## flow/design.v

```verilog
module CS(clk, reset, X, Y);
	input clk, reset; 
	input [7:0] X;
	output [9:0] Y;
	reg [9:0] X1,X2, X3, X4, X5, X6, X7, X8, X9;
	wire[9:0] avg_w;
	reg [9:0] avg;
	reg [9:0] appr;
	wire[9:0] Y_keep_w;
	reg [9:0] Y;
	reg [12:0] avg_dividend;
	reg [12:0] Y_dividend;
	reg [12:0] total_num;
	reg [9:0] least;
	wire [12:0] avg_dis = 13'd9;
	wire [12:0] Y_dis = 13'd8;
	always @(negedge clk) begin
		if(reset) begin
			X1 <= 0; X2 <= 0; X3 <= 0; X4 <= 0; X5 <= 0; X6 <= 0; X7 <= 0; X8 <= 0; X9 <= 0;
			avg_dividend <= 0;
			total_num <= 0;
		end  
		else begin 
			if (total_num < 9)
				total_num <= total_num + 1;
			X1 <= X2;
			X2 <= X3;
			X3 <= X4;
			X4 <= X5;
			X5 <= X6;
			X6 <= X7;
			X7 <= X8;
			X8 <= X9;
			X9 <= X;
			avg_dividend <= X2+X3+X4+X5+X6+X7+X8+X9+X; 	
		end  
	end  
	calc c1(avg_dividend, avg_dis, avg_w);
	always @(*) begin
		avg = avg_w;
		appr = X1;
		least = 1000;
		if( (avg >= X1) && (avg - X1) < least) begin
			appr = X1;
			least = avg - X1;
		end
		if(avg >= X2 && (avg - X2) < least) begin
			appr = X2;
			least = avg - X2;
		end
		if(avg >= X3 && (avg - X3) < least) begin
			appr = X3;
			least = avg - X3;
		end
		if(avg >= X4 && (avg - X4) < least) begin
			appr = X4;
			least = avg - X4;
		end
		if(avg >= X5 && (avg - X5) < least) begin
			appr = X5;
			least = avg - X5;
		end
		if(avg >= X6 && (avg - X6) < least) begin
			appr = X6;
			least = avg - X6;
		end
		if(avg >= X7 && (avg - X7) < least) begin
			appr = X7;
			least = avg - X7;
		end
		if(avg >= X8 && (avg - X8) < least) begin
			appr = X8;
			least = avg - X8;
		end
		if(avg >= X9 && (avg - X9) < least) begin
			appr = X9;
			least = avg - X9;
		end
		Y_dividend = avg_dividend + avg_dis*appr;
	end  
	calc c2(Y_dividend, Y_dis, Y_keep_w);	
	always @(posedge clk) begin
		if (total_num >= 9)
			Y <= Y_keep_w;
	end 
endmodule
module  calc
    #(parameter width=13)   
	(dividend, divisor, merchant);
	input [width-1:0]       dividend;   
	input [width-1:0]       divisor;   
	output [width-1:0]      merchant;   
	reg [width-1:0]     	temp_dividend;  
	reg [width-1:0]      	temp_divisor;  
	reg [2*width-1:0]    	temp_did;
	reg [2*width-1:0]   	temp_dis;
	reg [width-1:0]      	merchant;   
	reg [width-1:0]      	remainder;   
	integer 		i;
    always @(*) begin
		temp_dividend = dividend;
		temp_divisor = divisor;	
	end
    always @(*) begin
		temp_did = {{width{1'b0}}, temp_dividend};
		temp_dis = {temp_divisor, {width{1'b0}}};
		for(i = 0; i < width; i = i +1) begin
			temp_did = temp_did << 1;
			if(temp_did >= temp_dis) 
				temp_did = temp_did - temp_dis + 1'b1;
			else 
				temp_did = temp_did;
		end  
		merchant = temp_did[width-1:0];
		remainder = temp_did[width*2-1: width];
	end  
endmodule
```

## flow/run.sh

```bash
#!/bin/bash
# the make line also repeats each setting of config.mk as NAME=value (left out here)
make -C /OpenROAD-flow-scripts/flow DESIGN_CONFIG=/design/flow/config.mk WORK_HOME=/design/flow/orfs CLKGATE_MAP_FILE= finish
```

## flow/config.mk

```make
export PLATFORM = sky130hd
export DESIGN_NAME = CS
export DESIGN_NICKNAME = CS
export VERILOG_FILES = /design/flow/design.v
export SDC_FILE = /design/flow/constraint.sdc
export NUM_CORES = 4
export LEC_CHECK = 0
export ABC_AREA = 1
export CAP_MARGIN = 20
export CORE_MARGIN = 2
export CORE_UTILIZATION = 72
export CTS_CLUSTER_SIZE = 99
export PLACE_DENSITY = 0.38
export SETUP_SLACK_MARGIN = 5.0
export SLEW_MARGIN = 20
export TNS_END_PERCENT = 10
```

## flow/constraint.sdc

```tcl
create_clock -name core_clock -period 39.8 [get_ports {clk}]
set_input_delay 7.9600 -clock core_clock [delete_from_list [all_inputs] [get_ports {clk}]]
set_output_delay 7.9600 -clock core_clock [all_outputs]
set_load 0.01 [all_outputs]
```

==> qor.csv, run 1 <==
metric,value,unit
outcome,aborted with a tool error,
place.gp.congestion,1.042,
synth_cell_types,64,
ys_cells,2329,
synthArstFlopShare,0,
dpl-instance-area,20010,um2
edf_count,10,
ys_chip_area,15530,um2
die_w,150.9,um
core,21090,um2
topCombFamilyByArea,simple AND/OR/NAND/NOR gates,
ff_type,dfxtp_1,
ys_sh_simple,0.3029,
synth_adder_area_share,0.2436,
most_common_cell,nand2_1,
placementRows,53,
synthCells,2329,
synth_top_area_share,0.1546,
syn_area,15530,um2
synth-compound-area-share,0.1403,
synth-seq-cells,107,
mux_share,0,
synthTopCellsByCount,"nand2_1 (512), inv_1 (387), nor2_1 (213), ha_1 (192), o21ai_0 (143)",
pin_count,20,
xor_share,0.05855,
yosysTopAreaCell,ha_1,
ys_seq_share,0.1443,
dieHeight,150.9,um
synth_warnings,4,
initial_core_util,0.7367,
place_hpwl,54300,um
dieArea,22770,um2
port_buffers,19,
avgSynthCellArea,6.670,um2
stop_error,"[ERROR DPL-0038] Utilization greater than 100%, impossible to legalize",
haltStage,clock tree synthesis (4_1_cts),
area_leaders,"ha_1 (15%), dfxtp_1 (13%), nand2_1 (12%)",
[through the flow]
step,hold slack [ns],cells,setup slack (ns),utilization
global placement,0.4109,3083,-5.142,0.9489
detailed placement,0.4303,3083,-8.245,0.9489
floorplan,0.4032,2333,-5.887,-
==> run 2, diff against run 1 <==
Settings changed: ABC_AREA 1 to 0, CORE_ASPECT_RATIO from default to 1.19, CORE_MARGIN 2 to 5, CORE_UTILIZATION 72 to 59, CTS_CLUSTER_DIAMETER from default to 145, CTS_CLUSTER_SIZE 99 to 98, PLACE_DENSITY 0.38 to 0.91, SETUP_SLACK_MARGIN 5.0 to default, TNS_END_PERCENT 10 to 15.
Clock period 39.8 ns to 70.0 ns, I/O delays scaled along.
==> run 2 against run 1 <==
The run now finishes clean. Area after synthesis up 2.2%. Synthesized cell count is 15% lower. Die size up 33%.
==> qor.csv, run 2 <==
metric,value,unit
area_leaders,"ha_1 (15%), dfxtp_1 (12%), fa_1 (8.7%)",
place_hpwl,37360,um
syn_area,15880,um2
drt_iter0_drc,1633,
synthTopCellsByCount,"nor2_1 (197), ha_1 (192), inv_1 (178), a21oi_1 (126), nand2_1 (114)",
ys_seq_share,0.1412,
worstMarginPinSlew,1.060,ns
setup.worst_path.start_class,flop,
topCombFamilyByArea,AND-OR/OR-AND gates,
pre_cts_ws,-1.202,ns
worstSetupStartpoint,avg_dividend[8],
path_delay_family,AND-OR/OR-AND gates,
most_common_cell,nor2_1,
hold_path_depth,1,
max_cap_violations,0,
globalRouteOverflowTotal,0,
dieArea,30310,um2
grtUsageTotal,0.3168,
crit_buf_inv,6,
worstReg2RegStart,avg_dividend[8],
r2r_cells,158,
cts_hold_buf,0,
synthArstFlopShare,0,
regToRegEndpoint,Y[0],
cp_slowest_stage_delay,0.53,ns
wl,53000,um
port_buffers,19,
grt_pass1_vias,16750,
synth_warnings,4,
die_w,160.4,um
placementRows,65,
cp.arrival,68.88,ns
fin_hold_ws,0.4629,ns
busiest_layer,met2,
grtUsageMet2,0.5647,
pin_count,20,
skew,0.1278,ns
synth_adder_area_share,0.2401,
xor_share,0.05830,
clk_latency,0.49,ns
wl_per_cell,21.29,um
edf_count,10,
ant_nets,0,
reg2reg_slack,1.23,ns
synthCells,1987,
ys_cells,1987,
end_kind,flop,
fin_cells,2489,
hp-start,total_num[11],
slowest_stage,fa_1,
clockBufferDepth,2,
warnings,128,
ys_chip_area,15880,um2
relSlewSlack,0.2936,
dieHeight,189.0,um
whs_endpoint,total_num[11],
met1_usage,0.3368,
synth_top_area_share,0.1513,
avgSynthCellArea,7.993,um2
use_met3,0.06510,
synth-seq-cells,107,
finalHoldViolations,0,
cpMostUsedCell,ha_1,
path_class,reg2reg,
grt_pass1_wl,80220,um
antenna_found_initial,1,
finalMaxSlewViolations,0,
avgViaCountPerCell,6.789,
cts_max_level,3,
syn2layout_area_growth,14.93,%
cp_num_cells,158,
ff_type,dfxtp_1,
synth-compound-area-share,0.2487,
cts_sinks,107,
ctsRootBufferMaster,clkbuf_16,
vias,16900,
crit_path_end,Y[0],
required,70.10,ns
setup_ws,1.227,ns
cts_tree,built,
drtPass1Iterations,9,
core,26510,um2
yosysTopAreaCell,ha_1,
mux_share,0.04766,
worstPathMaxFanout,13,
place.gp.congestion,1.021,
outcome,no timing/DRC/antenna violations,
dp.cells,2336,
min_path_type,reg2reg,
grt_max_degree,98,
cts_buffers,9,
finalNetCount,2419,
fin_setup_tns,0,ns
clk_pin_slew,0.08,ns
setup_viol,0,
drc,0,
ys_sh_simple,0.2056,
synth_cell_types,112,
initial_core_util,0.5990,
## run 2: metrics by stage
step	util	cell area, um2
3_5_place_dp	0.6254	16580
4_1_cts	0.6574	17430
3_3_place_gp	0.6254	16580
5_1_grt	0.6883	18250
2_1_floorplan	-	15900
6_report	0.6884	18250
## run 2: routing by layer
| metal | up-vias | part of all wire |
|---|---|---|
| met2 | 1161 | 0.48 |
| met3 | 377 | 0.091 |
| met4 | 2 | 0.084 |
| met5 | - | 0.00025 |
| met1 | 7818 | 0.35 |
| li1 | 7539 | - |
## run 2: area by class of cell
class,count,area [um2]
flip-flops and latches,107,2248
diodes,1,2.502
clock buffers,9,225.2
fillers,1873,8260
multi-input cells,1652,13400
well taps,335,419.2
clock inverters,104,460.4
repair buffers,95,794.5
inverters,186,698.2
## run 2: what timing repair did
| item | in CTS | in global routing |
|---|---|---|
| setup endpoints to repair | 3 | 4 |
| gates resized | 29 | 122 |
| gates cloned | 0 | 4 |
| buffers inserted | 3 | 33 |
| pin swaps | 3 | 39 |
==> run 3, diff against run 2 <==
Settings changed: ABC_AREA 0 to 1, CORE_ASPECT_RATIO 1.19 to default, CORE_MARGIN 5 to 2, CORE_UTILIZATION 59 to 72, CTS_CLUSTER_DIAMETER 145 to default, CTS_CLUSTER_SIZE 98 to 36, PLACE_DENSITY 0.91 to default, PLACE_DENSITY_LB_ADDON from default to 0.28, TNS_END_PERCENT 15 to 5.
Clock period 70.0 ns to 53.9 ns, I/O delays scaled along.
==> run 3 against run 2 <==
Die size fell by 25%. Synthesized cell count grew 17%. The flow now stops in global routing (5_1_grt). Area after synthesis is 2.2% lower.
==> qor.csv, run 3 <==
metric,value,unit
outcome,aborted with a tool error,
haltStage,global routing (5_1_grt),
stop_error,[ERROR GRT-0232] Routing congestion too high. Check the congestion heatmap in the GUI.,
clockBufferDepth,2,
globalRouteOverflowTotal,465,
ff_type,dfxtp_1,
synthCells,2329,
placementRows,53,
cts_buffers,9,
dieHeight,150.9,um
edf_count,10,
dpl-instance-area,16620,um2
synthTopCellsByCount,"nand2_1 (512), inv_1 (387), nor2_1 (213), ha_1 (192), o21ai_0 (143)",
synthArstFlopShare,0,
most_common_cell,nand2_1,
core,21090,um2
grtUsageTotal,0.8585,
xor_share,0.05855,
mux_share,0,
area_leaders,"ha_1 (15%), dfxtp_1 (13%), nand2_1 (12%)",
cts_hold_buf,0,
place.gp.congestion,1.000,
ctsRootBufferMaster,clkbuf_16,
ys_chip_area,15530,um2
synth_adder_area_share,0.2436,
place_hpwl,35950,um
synth_warnings,4,
cts_sinks,107,
ys_cells,2329,
synth_cell_types,64,
initial_core_util,0.7367,
syn_area,15530,um2
die_w,150.9,um
synth_top_area_share,0.1546,
ys_seq_share,0.1443,
synth-seq-cells,107,
dieArea,22770,um2
synth-compound-area-share,0.1403,
ys_sh_simple,0.3029,
pin_count,20,
yosysTopAreaCell,ha_1,
avgSynthCellArea,6.670,um2
topCombFamilyByArea,simple AND/OR/NAND/NOR gates,
port_buffers,19,
cts_max_level,3,
[run 3: metrics by stage]
stage                     hold WS [ns]  instances  setup WS [ns]    util  TNS (ns)
after CTS                       0.4237       2808        0.01160  0.8415         0
after global placement          0.4154       2670        -0.4980  0.7879   -0.7525
after detailed placement        0.4182       2670         -2.195  0.7879    -5.587
after floorplan                 0.4032       2333      0.0004334       -         0
[run 3: metal layers]
| layer | track usage | overflow |
|---|---|---|
| met1 | 0.8219 | 13 |
| met2 | 1.032 | 295 |
| met3 | 0.6994 | 18 |
| met4 | 0.9519 | 138 |
| met5 | 0.3045 | 1 |
[run 3: repair_timing]
| item | in CTS |
|---|---|
| buffers inserted | 23 |
| setup endpoints to repair | 5 |
| gates resized | 77 |
| pin swaps | 20 |
| gates cloned | 3 |
==> run 4, diff against run 3 <==
Settings changed: CORE_MARGIN 2 to 3, CTS_CLUSTER_DIAMETER from default to 267, GPL_ROUTABILITY_DRIVEN from default to 0, GPL_TIMING_DRIVEN from default to 0, HOLD_SLACK_MARGIN from default to 0.26, MAX_ROUTING_LAYER from default to met4, MIN_ROUTING_LAYER from default to met1, PLACE_DENSITY_LB_ADDON 0.28 to default, SLEW_MARGIN 20 to 5, TNS_END_PERCENT 5 to 85.
Clock period 53.9 ns to 70.0 ns, I/O delays scaled along.
==> run 4 against run 3 <==
Now clean on timing, DRC and antenna. Synthesized cell count unchanged. Die size grew 2.7%. Area after synthesis unchanged.
==> qor.csv, run 4 <==
metric,value,unit
slowest_stage,fa_1,
synth-seq-cells,107,
cp_num_cells,209,
pin_count,20,
outcome,no timing/DRC/antenna violations,
synthTopCellsByCount,"nand2_1 (512), inv_1 (387), nor2_1 (213), ha_1 (192), o21ai_0 (143)",
route.antenna.diode_count,0,
setup.worst_path.start_class,flop,
mux_share,0,
relSlewSlack,0.5186,
regToRegEndpoint,Y[0],
dpl-instance-area,16080,um2
syn_area,15530,um2
cts_tree,built,
finalNetCount,2740,
fin_cells,2749,
final_cell_area,17040,um2
initial_core_util,0.7367,
ctsRootBufferMaster,clkbuf_16,
wl,43590,um
fin_hold_ws,0.4263,ns
avgSynthCellArea,6.670,um2
syn2layout_area_growth,9.697,%
edf_count,10,
whs_endpoint,total_num[9],
globalRouteOverflowTotal,0,
ys_seq_share,0.1443,
clk_latency,0.44,ns
hp-start,total_num[9],
worstMarginPinSlew,0.7213,ns
area_leaders,"ha_1 (15%), dfxtp_1 (13%), nand2_1 (12%)",
synth_top_area_share,0.1546,
setup_ws,2.691,ns
finalMaxSlewViolations,0,
antenna_found_initial,0,
skew,0.07972,ns
cpMostUsedCell,nand2_1,
worstPathMaxFanout,16,
clk_pin_slew,0.08,ns
grt_pass1_wl,70680,um
path_class,reg2reg,
ys_sh_simple,0.3029,
required,70.11,ns
dp.cells,2627,
synthArstFlopShare,0,
core,21090,um2
synth_adder_area_share,0.2436,
ant_nets,0,
r2r_cells,209,
dieArea,23380,um2
synth-compound-area-share,0.1403,
synth_warnings,4,
max_cap_violations,0,
setup_viol,0,
grt_max_degree,21,
drc,0,
crit_buf_inv,26,
clockBufferDepth,2,
cts_sinks,107,
synthCells,2329,
dieHeight,152.9,um
cp.arrival,67.42,ns
cp_slowest_stage_delay,0.46,ns
crit_path_end,Y[0],
pre_cts_ws,-0.4849,ns
placementRows,53,
grtUsageTotal,0.3698,
drt_iter0_drc,1280,
grt_pass1_vias,15660,
die_w,152.9,um
avgViaCountPerCell,5.885,
finalHoldViolations,0,
topCombFamilyByArea,simple AND/OR/NAND/NOR gates,
end_kind,flop,
wl_per_cell,15.86,um
synth_cell_types,64,
port_buffers,18,
place_hpwl,34360,um
ff_type,dfxtp_1,
fillers,1541,
reg2reg_slack,2.69,ns
xor_share,0.05855,
cts_max_level,3,
ys_cells,2329,
worstReg2RegStart,avg_dividend[9],
hold_path_depth,2,
ys_chip_area,15530,um2
cts_buffers,9,
vias,16180,
min_path_type,reg2reg,
path_delay_family,simple AND/OR/NAND/NOR gates,
worstSetupStartpoint,avg_dividend[9],
warnings,130,
drtPass1Iterations,6,
yosysTopAreaCell,ha_1,
most_common_cell,nand2_1,
[run 4: through the flow]
| stage | util | TNS [ns] |
|---|---|---|
| floorplan | - | 0 |
| global placement | 0.7623 | -0.2782 |
| detailed placement | 0.7626 | -0.6570 |
| CTS | 0.7954 | 0 |
| global route | 0.8081 | -0.1799 |
| finish | 0.8081 | 0 |
[run 4: final cells by class]
| cell class | instances | area [um2] | share of cell area |
|---|---|---|---|
| multi-input cells | 1780 | 11780 | 0.6913 |
| flip-flops and latches | 107 | 2242 | 0.1316 |
| inverters | 407 | 1539 | 0.09031 |
| clock inverters | 104 | 450.4 | 0.02643 |
| well taps | 275 | 344.1 | 0.02019 |
| repair buffers | 30 | 270.3 | 0.01586 |
| clock buffers | 9 | 225.2 | 0.01322 |
| plain buffers | 37 | 188.9 | 0.01109 |
[run 4: timing repair]
item,4_1_cts,5_1_grt
resized,6,75
hold buffers,0,0
setup endpoints to repair,2,5
pin swaps,0,7
buffers inserted,0,11
[run 4: per-layer routing]
metal,vias to the layer above,share of wire,track usage
met2,736,0.47,0.6219
met4,0,0.054,0.1896
li1,7821,-,-
met5,-,0,-
met3,192,0.071,0.04615
met1,7430,0.40,0.4362
==> run 5, diff against run 4 <==
Settings changed: ABC_AREA 1 to default, CELL_PAD_IN_SITES_GLOBAL_PLACEMENT from default to 0, CORE_MARGIN 3 to 2, CORE_UTILIZATION 72 to 71, CTS_CLUSTER_DIAMETER 267 to default, CTS_CLUSTER_SIZE 36 to 66, GPL_TIMING_DRIVEN 0 to default, HOLD_SLACK_MARGIN 0.26 to default, MIN_ROUTING_LAYER met1 to default, SETUP_SLACK_MARGIN from default to 5.0, SLEW_MARGIN 5 to 20, TNS_END_PERCENT 85 to 60.
Clock period 70.0 ns to 39.8 ns, I/O delays scaled along.
==> run 5 against run 4 <==
Die size up 0.88%. Synthesized cell count fell by 15%. The flow now stops in detailed placement (3_5_place_dp). Area after synthesis rose by 2.2%.
==> qor.csv, run 5 <==
metric,value,unit
synth-seq-cells,107,
mux_share,0.04766,
stop_error,"Error: detail_place.tcl, 38 bad optional access",
port_buffers,19,
initial_core_util,0.7255,
topCombFamilyByArea,AND-OR/OR-AND gates,
yosysTopAreaCell,ha_1,
area_leaders,"ha_1 (15%), dfxtp_1 (12%), fa_1 (8.7%)",
ys_seq_share,0.1412,
die_w,153.6,um
xor_share,0.05830,
dieArea,23580,um2
synth_cell_types,112,
core,21890,um2
ys_cells,1987,
synth_adder_area_share,0.2401,
synthArstFlopShare,0,
synthTopCellsByCount,"nor2_1 (197), ha_1 (192), inv_1 (178), a21oi_1 (126), nand2_1 (114)",
syn_area,15880,um2
avgSynthCellArea,7.993,um2
pin_count,20,
synth_top_area_share,0.1513,
ys_chip_area,15880,um2
dieHeight,153.6,um
edf_count,10,
placementRows,54,
most_common_cell,nor2_1,
synth_warnings,4,
synth-compound-area-share,0.2487,
outcome,aborted with a tool error,
ff_type,dfxtp_1,
ys_sh_simple,0.2056,
synthCells,1987,
haltStage,detailed placement (3_5_place_dp),
## run 5: stage by stage
step	setup WS [ns]	cell area (um2)
floorplan	-11.26	16460
global placement	-10.03	21710
==> run 6, diff against run 5 <==
Settings changed: ABC_AREA from default to 0, CELL_PAD_IN_SITES_GLOBAL_PLACEMENT 0 to 3, CORE_ASPECT_RATIO from default to 0.59, CORE_MARGIN 2 to 10, CORE_UTILIZATION 71 to 72, CTS_CLUSTER_SIZE 66 to default, GPL_ROUTABILITY_DRIVEN 0 to default, MAX_ROUTING_LAYER met4 to default, PLACE_DENSITY from default to 0.66, SETUP_SLACK_MARGIN 5.0 to 3.37, TNS_END_PERCENT 60 to default.
Clock period 39.8 ns to 111.0 ns, I/O delays scaled along.
==> run 6 against run 5 <==
The flow stops in global placement without I/O (3_1_place_gp_skip_io). Synthesized cell count unchanged. Die size increased by 21%. Area after synthesis unchanged.
==> qor.csv, run 6 <==
metric,value,unit
outcome,aborted with a tool error,
haltStage,global placement without I/O (3_1_place_gp_skip_io),
stop_error,[ERROR GPL-0301] Utilization 157.449 % exceeds 100%.,
xor_share,0.05830,
synthCells,1987,
ys_cells,1987,
synthTopCellsByCount,"nor2_1 (197), ha_1 (192), inv_1 (178), a21oi_1 (126), nand2_1 (114)",
dieArea,28610,um2
synth_adder_area_share,0.2401,
initial_core_util,0.7371,
ys_sh_simple,0.2056,
synth_warnings,4,
topCombFamilyByArea,AND-OR/OR-AND gates,
syn_area,15880,um2
edf_count,10,
die_w,213.4,um
synthArstFlopShare,0,
synth-seq-cells,107,
ys_seq_share,0.1412,
ys_chip_area,15880,um2
avgSynthCellArea,7.993,um2
core,21550,um2
placementRows,41,
area_leaders,"ha_1 (15%), dfxtp_1 (12%), fa_1 (8.7%)",
synth_cell_types,112,
synth_top_area_share,0.1513,
yosysTopAreaCell,ha_1,
most_common_cell,nor2_1,
ff_type,dfxtp_1,
synth-compound-area-share,0.2487,
mux_share,0.04766,
dieHeight,134.1,um
==> run 7, diff against run 6 <==
Settings changed: ABC_AREA 0 to 1, CELL_PAD_IN_SITES_GLOBAL_PLACEMENT 3 to default, CORE_ASPECT_RATIO 0.59 to default, CORE_MARGIN 10 to 2, CORE_UTILIZATION 72 to 66, CTS_CLUSTER_DIAMETER from default to 368, CTS_CLUSTER_SIZE from default to 98, PLACE_DENSITY 0.66 to 0.4, SETUP_SLACK_MARGIN 3.37 to default.
Clock period 111.0 ns to 40.0 ns, I/O delays scaled along.
==> run 7 against run 6 <==
The flow stops in clock tree synthesis (4_1_cts). Die size shrank 13%. Synthesized cell count up 17%. Area after synthesis is 2.2% lower.
==> qor.csv, run 7 <==
metric,value,unit
synth_top_area_share,0.1546,
yosysTopAreaCell,ha_1,
pin_count,20,
place.gp.congestion,1.009,
synth-compound-area-share,0.1403,
dieHeight,157.4,um
placementRows,56,
edf_count,10,
synth_cell_types,64,
synthArstFlopShare,0,
ys_sh_simple,0.3029,
place_hpwl,41840,um
pre_cts_ws,-6.175,ns
avgSynthCellArea,6.670,um2
synthTopCellsByCount,"nand2_1 (512), inv_1 (387), nor2_1 (213), ha_1 (192), o21ai_0 (143)",
synthCells,2329,
synth_warnings,4,
core,23260,um2
mux_share,0,
ys_chip_area,15530,um2
most_common_cell,nand2_1,
synth-seq-cells,107,
die_w,157.4,um
port_buffers,19,
topCombFamilyByArea,simple AND/OR/NAND/NOR gates,
xor_share,0.05855,
ys_cells,2329,
area_leaders,"ha_1 (15%), dfxtp_1 (13%), nand2_1 (12%)",
initial_core_util,0.6678,
dieArea,24780,um2
ys_seq_share,0.1443,
synth_adder_area_share,0.2436,
ff_type,dfxtp_1,
stop_error,[ERROR DPL-0033] detailed placement checks failed during check placement.,
outcome,aborted with a tool error,
syn_area,15530,um2
haltStage,clock tree synthesis (4_1_cts),
-- run 7: per-stage QoR --
stage          TNS, ns  area (um2)  std cells    util  hold slack, ns
2_1_floorplan   -29.08       16160       2333       -          0.4032
3_3_place_gp    -25.80       20150       3121  0.8662          0.4109
3_5_place_dp    -36.94       20150       3121  0.8662          0.4225
==> run 8, diff against run 7 <==
Settings changed: CAP_MARGIN 20 to 5, CELL_PAD_IN_SITES_GLOBAL_PLACEMENT from default to 0, CORE_UTILIZATION 66 to 72, CTS_CLUSTER_DIAMETER 368 to 190, CTS_CLUSTER_SIZE 98 to 66, GPL_ROUTABILITY_DRIVEN from default to 0, MAX_ROUTING_LAYER from default to met4, PLACE_DENSITY 0.4 to default, SETUP_SLACK_MARGIN from default to 5.0, TNS_END_PERCENT from default to 60.
Clock period 40.0 ns to 31.8 ns, I/O delays scaled along.
==> run 8 against run 7 <==
The run fails in detailed placement (3_5_place_dp). Die size shrank 8.1%. Area after synthesis stayed put. Synthesized cell count stayed put.
==> qor.csv, run 8 <==
metric,value,unit
avgSynthCellArea,6.670,um2
yosysTopAreaCell,ha_1,
synth-seq-cells,107,
ys_cells,2329,
dieArea,22770,um2
synth-compound-area-share,0.1403,
initial_core_util,0.7367,
stop_error,[ERROR DPL-0033] detailed placement checks failed during check placement.,
mux_share,0,
core,21090,um2
edf_count,10,
haltStage,detailed placement (3_5_place_dp),
placementRows,53,
ys_chip_area,15530,um2
topCombFamilyByArea,simple AND/OR/NAND/NOR gates,
syn_area,15530,um2
most_common_cell,nand2_1,
synth_adder_area_share,0.2436,
synth_top_area_share,0.1546,
synth_cell_types,64,
port_buffers,19,
synth_warnings,4,
synthCells,2329,
pin_count,20,
area_leaders,"ha_1 (15%), dfxtp_1 (13%), nand2_1 (12%)",
ys_sh_simple,0.3029,
ys_seq_share,0.1443,
dieHeight,150.9,um
outcome,aborted with a tool error,
xor_share,0.05855,
die_w,150.9,um
synthTopCellsByCount,"nand2_1 (512), inv_1 (387), nor2_1 (213), ha_1 (192), o21ai_0 (143)",
synthArstFlopShare,0,
ff_type,dfxtp_1,
-- run 8: per-stage QoR --
| stage | hold slack, ns | std cells | setup slack, ns | TNS (ns) |
|---|---|---|---|---|
| global placement | 0.4149 | 3206 | -9.138 | -67.34 |
| floorplan | 0.4032 | 2333 | -9.700 | -69.83 |
==> run 9, diff against run 8 <==
Settings changed: CAP_MARGIN 5 to 20, CELL_PAD_IN_SITES_GLOBAL_PLACEMENT 0 to default, CTS_CLUSTER_DIAMETER 190 to 400, CTS_CLUSTER_SIZE 66 to 98, GPL_ROUTABILITY_DRIVEN 0 to default, MAX_ROUTING_LAYER met4 to default, PLACE_DENSITY from default to 0.4, SETUP_SLACK_MARGIN 5.0 to default, TNS_END_PERCENT 60 to 5.
Clock period 31.8 ns to 65.4 ns, I/O delays scaled along.
==> run 9 against run 8 <==
Now clean on timing, DRC and antenna. Die size is the same. Area after synthesis is the same. Synthesized cell count unchanged.
==> qor.csv, run 9 <==
metric,value,unit
outcome,no timing/DRC/antenna violations,
most_common_cell,nand2_1,
place.gp.congestion,1.078,
dieHeight,150.9,um
max_cap_violations,0,
regToRegEndpoint,Y[0],
syn_area,15530,um2
ys_chip_area,15530,um2
pin_count,20,
cts_max_level,3,
cts_buffers,9,
r2r_cells,207,
whs_endpoint,total_num[8],
ys_sh_simple,0.3029,
synth-compound-area-share,0.1403,
setup_viol,0,
path_delay_family,simple AND/OR/NAND/NOR gates,
synthCells,2329,
core,21090,um2
crit_buf_inv,27,
route.antenna.diode_count,0,
topCombFamilyByArea,simple AND/OR/NAND/NOR gates,
fillers,1508,
synth-seq-cells,107,
die_w,150.9,um
end_kind,flop,
initial_core_util,0.7367,
setup.worst_path.start_class,flop,
drt_iter0_drc,1696,
fin_cells,2732,
synth_top_area_share,0.1546,
ys_cells,2329,
warnings,130,
hp-start,total_num[8],
avgViaCountPerCell,5.968,
utilization,0.8143,
cpMostUsedCell,nand2_1,
synth_cell_types,64,
area_leaders,"ha_1 (15%), dfxtp_1 (13%), nand2_1 (12%)",
ff_type,dfxtp_1,
grtUsageTotal,0.4045,
ctsRootBufferMaster,clkbuf_16,
ys_seq_share,0.1443,
xor_share,0.05855,
antenna_found_initial,0,
cts_sinks,107,
finalNetCount,2723,
clk_latency,0.46,ns
avgSynthCellArea,6.670,um2
grt_max_degree,86,
worstSetupStartpoint,avg_dividend[10],
drtPass1Iterations,12,
reg2reg_slack,2.21,ns
crit_path_end,Y[0],
relSlewSlack,0.3385,
hold_path_depth,2,
drc,0,
placementRows,53,
skew,0.08737,ns
finalHoldViolations,0,
clk_pin_slew,0.10,ns
wl,47340,um
cp_slowest_stage_delay,0.48,ns
grt_pass1_wl,73240,um
worstMarginPinSlew,0.9923,ns
synthArstFlopShare,0,
synth_warnings,4,
globalRouteOverflowTotal,0,
vias,16310,
cts_tree,built,
clockBufferDepth,2,
synth_adder_area_share,0.2436,
yosysTopAreaCell,ha_1,
required,65.54,ns
path_class,reg2reg,
edf_count,10,
dp.cells,2601,
syn2layout_area_growth,10.54,%
worstReg2RegStart,avg_dividend[10],
mux_share,0,
port_buffers,19,
synthTopCellsByCount,"nand2_1 (512), inv_1 (387), nor2_1 (213), ha_1 (192), o21ai_0 (143)",
ant_nets,0,
cts_hold_buf,0,
dieArea,22770,um2
finalMaxSlewViolations,0,
slowest_stage,o41ai_4,
grt_pass1_vias,15560,
min_path_type,reg2reg,
cp.arrival,63.32,ns
cp_num_cells,207,
place_hpwl,36120,um
wl_per_cell,17.33,um
worstPathMaxFanout,27,
[run 9: cell type report]
type / count / area [um2] / area share
Inverter: 407 / 1541 / 0.08976
Clock inverter: 104 / 461.7 / 0.02689
Multi-Input combinational cell: 1781 / 11920 / 0.6943
Timing Repair Buffer: 49 / 429.2 / 0.02499
Clock buffer: 9 / 225.2 / 0.01311
Sequential cell: 107 / 2248 / 0.1309
Tap cell: 275 / 344.1 / 0.02004
[run 9: per-stage QoR]
step / hold slack [ns] / setup TNS (ns) / setup WS, ns / instance area (um2)
6_report: 0.4329 / 0 / 2.212 / 17170
5_1_grt: 0.4452 / -0.4418 / -0.3661 / 17170
4_1_cts: 0.4357 / 0 / 0.01021 / 16730
3_5_place_dp: 0.4278 / -2.238 / -1.159 / 16000
3_3_place_gp: 0.4151 / 0 / 0.2199 / 16000
2_1_floorplan: 0.4032 / 0 / 4.109 / 15550
[run 9: what timing repair did]
action,4_1_cts,5_1_grt
cloned,0,1
endpoints found under the setup margin,3,5
gates resized,14,83
pin swaps,1,13
buffers inserted,2,16
[run 9: layer usage]
metal | vias to the layer above | part of all wire | global-route usage
met2 | 837 | 0.47 | 0.6859
met1 | 7444 | 0.39 | 0.4784
met3 | 230 | 0.079 | 0.06988
met4 | 0 | 0.064 | 0.2458
met5 | - | 0 | 0
li1 | 7794 | - | -
==> run 10, diff against run 9 <==
Settings changed: CTS_CLUSTER_DIAMETER 400 to default, CTS_CLUSTER_SIZE 98 to 36, MAX_ROUTING_LAYER from default to met4, PLACE_DENSITY 0.4 to default, PLACE_DENSITY_LB_ADDON from default to 0.28, TNS_END_PERCENT 5 to default.
Clock period 65.4 ns to 48.8 ns, I/O delays scaled along.
==> run 10 against run 9 <==
Synthesized cell count unchanged. The run now fails in clock tree synthesis (4_1_cts). Die size unchanged. Area after synthesis unchanged.
==> qor.csv, run 10 <==
metric,value,unit
synthCells,2329,
ys_cells,2329,
syn_area,15530,um2
yosysTopAreaCell,ha_1,
synth-seq-cells,107,
synth_adder_area_share,0.2436,
xor_share,0.05855,
dieHeight,150.9,um
synth_warnings,4,
synth-compound-area-share,0.1403,
synthArstFlopShare,0,
area_leaders,"ha_1 (15%), dfxtp_1 (13%), nand2_1 (12%)",
synth_top_area_share,0.1546,
outcome,aborted with a tool error,
core,21090,um2
placementRows,53,
place.gp.congestion,1.012,
ys_seq_share,0.1443,
synthTopCellsByCount,"nand2_1 (512), inv_1 (387), nor2_1 (213), ha_1 (192), o21ai_0 (143)",
edf_count,10,
haltStage,clock tree synthesis (4_1_cts),
ys_sh_simple,0.3029,
synth_cell_types,64,
ff_type,dfxtp_1,
port_buffers,19,
pin_count,20,
place_hpwl,48970,um
mux_share,0,
die_w,150.9,um
dieArea,22770,um2
stop_error,"[ERROR DPL-0038] Utilization greater than 100%, impossible to legalize",
initial_core_util,0.7367,
most_common_cell,nand2_1,
dpl-instance-area,19420,um2
dp.cells,2991,
avgSynthCellArea,6.670,um2
topCombFamilyByArea,simple AND/OR/NAND/NOR gates,
ys_chip_area,15530,um2
[run 10: per-stage QoR]
stage	setup TNS (ns)	utilization	setup WS (ns)
3_5_place_dp	-10.71	0.9211	-3.129
3_3_place_gp	-1.043	0.9211	-0.5742
2_1_floorplan	-2.446	-	-1.200
==> run 11, diff against run 10 <==
Settings changed: HOLD_SLACK_MARGIN from default to -0.1, MAX_ROUTING_LAYER met4 to default.
Clock period 48.8 ns to 55.4 ns, I/O delays scaled along.
==> run 11 against run 10 <==
Synthesized cell count did not move. Area after synthesis unchanged. Die size unchanged. The run fails in global routing (5_1_grt).
==> qor.csv, run 11 <==
metric,value,unit
synth_adder_area_share,0.2436,
port_buffers,19,
most_common_cell,nand2_1,
synth-seq-cells,107,
ys_chip_area,15530,um2
edf_count,10,
clockBufferDepth,2,
ff_type,dfxtp_1,
stop_error,[ERROR GRT-0232] Routing congestion too high. Check the congestion heatmap in the GUI.,
cts_hold_buf,0,
synthArstFlopShare,0,
synthTopCellsByCount,"nand2_1 (512), inv_1 (387), nor2_1 (213), ha_1 (192), o21ai_0 (143)",
topCombFamilyByArea,simple AND/OR/NAND/NOR gates,
place_hpwl,36730,um
cts_sinks,107,
outcome,aborted with a tool error,
grtUsageTotal,0.8100,
ctsRootBufferMaster,clkbuf_16,
cts_max_level,3,
synthCells,2329,
haltStage,global routing (5_1_grt),
place.gp.congestion,1.029,
core,21090,um2
initial_core_util,0.7367,
synth-compound-area-share,0.1403,
globalRouteOverflowTotal,172,
xor_share,0.05855,
ys_seq_share,0.1443,
area_leaders,"ha_1 (15%), dfxtp_1 (13%), nand2_1 (12%)",
pin_count,20,
synth_warnings,4,
mux_share,0,
dieHeight,150.9,um
synth_top_area_share,0.1546,
syn_area,15530,um2
ys_cells,2329,
die_w,150.9,um
dpl-instance-area,16660,um2
placementRows,53,
synth_cell_types,64,
cts_buffers,9,
yosysTopAreaCell,ha_1,
dieArea,22770,um2
ys_sh_simple,0.3029,
avgSynthCellArea,6.670,um2
[run 11: per-stage QoR]
stage	instances	TNS, ns	setup WS (ns)	util
global placement	2684	-0.3371	-0.3371	0.7898
floorplan	2333	0	0.06069	-
CTS	2813	0	0.03514	0.8383
detailed placement	2684	-4.415	-1.953	0.7898
[run 11: per-layer routing]
layer  GRT overflow  track usage
met1              3       0.7633
met2            108       0.9636
met3              6       0.7102
met4             55       0.8509
met5              0       0.3864
[run 11: repair_timing]
| action | 4_1_cts |
|---|---|
| gates resized | 67 |
| setup endpoints to repair | 4 |
| pin swaps | 16 |
| gates cloned | 1 |
| buffers inserted | 16 |
